Design sorting_system, start of the top module:
module sorting_system(
    input wire clk,              
    input wire rst_n,            
    input wire btn_manual_1,     
    input wire btn_manual_2,     
    input wire sensor_out,
    output wire s0, s1,
    output wire s2, s3,
    output wire led_r, led_g, led_b,
    input wire ir_sensor,        
    output wire servo_pwm_1,     
    output wire servo_pwm_2,     
    output wire led_ir_status    
);
Settings: LEC_CHECK=0, ABC_AREA=1, CAP_MARGIN=20, CELL_PAD_IN_SITES_GLOBAL_PLACEMENT=0, CORE_ASPECT_RATIO=0.97, CORE_MARGIN=2, CORE_UTILIZATION=72, MAX_ROUTING_LAYER=met5, SLEW_MARGIN=20, TNS_END_PERCENT=75; clock period 2.94 ns.
run.sh (not shown) runs the stock make flow with config.mk's settings and CLKGATE_MAP_FILE=.
The first run reached the layout checks and failed them: setup timing.
Next try:
Settings changed: ABC_AREA 1 to not set, CELL_PAD_IN_SITES_GLOBAL_PLACEMENT 0 to not set, CORE_ASPECT_RATIO 0.97 to not set, MAX_ROUTING_LAYER met5 to not set, TNS_END_PERCENT 75 to not set.
Clock period 2.94 ns to 4.06 ns, I/O delays scaled along.
The changed run completed and failed the layout checks on setup timing; die size falls by 2.6%; non-clock buffer count drops by 63; total power is lower by 34%.
Next try:
Settings changed: ABC_AREA set to 1, CORE_ASPECT_RATIO set to 0.92, GPL_ROUTABILITY_DRIVEN set to 0, HOLD_SLACK_MARGIN set to 0.3.
Clock period 4.06 ns to 2.46 ns, I/O delays scaled along.
=> The new run completed and failed the layout checks on setup timing. Die size rises by 2.7%. Area after synthesis grows by about 2.7%. Final cell count grows by about 20%. Final area rose by 9.3%. Clock power grows by about 60%. Worst hold slack is worse by 0.075 ns.

* * *

sorting_system again, from the RTL that the note above started with.
==> flow/config.mk <==
export PLATFORM = sky130hd
export DESIGN_NAME = sorting_system
export DESIGN_NICKNAME = sorting_system
export VERILOG_FILES = /design/flow/design.v
export SDC_FILE = /design/flow/constraint.sdc
export NUM_CORES = 4
export LEC_CHECK = 0
export ABC_AREA = 1
export CAP_MARGIN = 40
export CELL_PAD_IN_SITES_GLOBAL_PLACEMENT = 0
export CORE_ASPECT_RATIO = 1.67
export CORE_MARGIN = 2
export CORE_UTILIZATION = 40
export CTS_CLUSTER_SIZE = 54
export GPL_ROUTABILITY_DRIVEN = 0
export HOLD_SLACK_MARGIN = 0.1
export MIN_ROUTING_LAYER = met2
export PLACE_DENSITY = 0.75
export SETUP_SLACK_MARGIN = 2.33
export SLEW_MARGIN = 20
==> flow/constraint.sdc <==
create_clock -name core_clock -period 8.0 [get_ports {clk}]
set_input_delay 1.6000 -clock core_clock [delete_from_list [all_inputs] [get_ports {clk}]]
set_output_delay 1.6000 -clock core_clock [all_outputs]
set_load 0.01 [all_outputs]
==> next run, changes <==
ABC_AREA = unset   (was 1)
CAP_MARGIN = 20   (was 40)
CELL_PAD_IN_SITES_GLOBAL_PLACEMENT = unset   (was 0)
CORE_ASPECT_RATIO = unset   (was 1.67)
CTS_CLUSTER_SIZE = unset   (was 54)
GPL_ROUTABILITY_DRIVEN = unset   (was 0)
HOLD_SLACK_MARGIN = unset   (was 0.1)
MIN_ROUTING_LAYER = unset   (was met2)
PLACE_DENSITY = unset   (was 0.75)
PLACE_DENSITY_LB_ADDON = 0.12   (was unset)
SETUP_SLACK_MARGIN = unset   (was 2.33)
TNS_END_PERCENT = 10   (was unset)
The new run completed with no timing, DRC or antenna violations.
Setup slack got worse by 0.77 ns.
Die size drops by 2.7%.
Sequential power drops by about 3%.
Cell area drops by 2.2%.
Sequential share of layout area climbs by 0.70 points.
Routed wire length drops by 8.0%.
Maximum frequency drops by 17%.
Synthesized cell count drops by 14%.
Global-route usage drops by 12 points.
Cell count drops by 13%.
==> next run, changes <==
PLACE_DENSITY_LB_ADDON = unset   (was 0.12)
TNS_END_PERCENT = unset   (was 10)
clock period = 4.43 ns   (was 8.0 ns; I/O delays follow)
The new run went through all stages and came out clean; via count grows slightly; global-route usage shrinks by 0.33 points; setup slack is worse by 3.4 ns; utilization stays flat; routed wire length shrinks slightly; clock-buffer cell count shrinks by 6.
Power figures rest on the tool's default switching activity, not on a simulated workload.
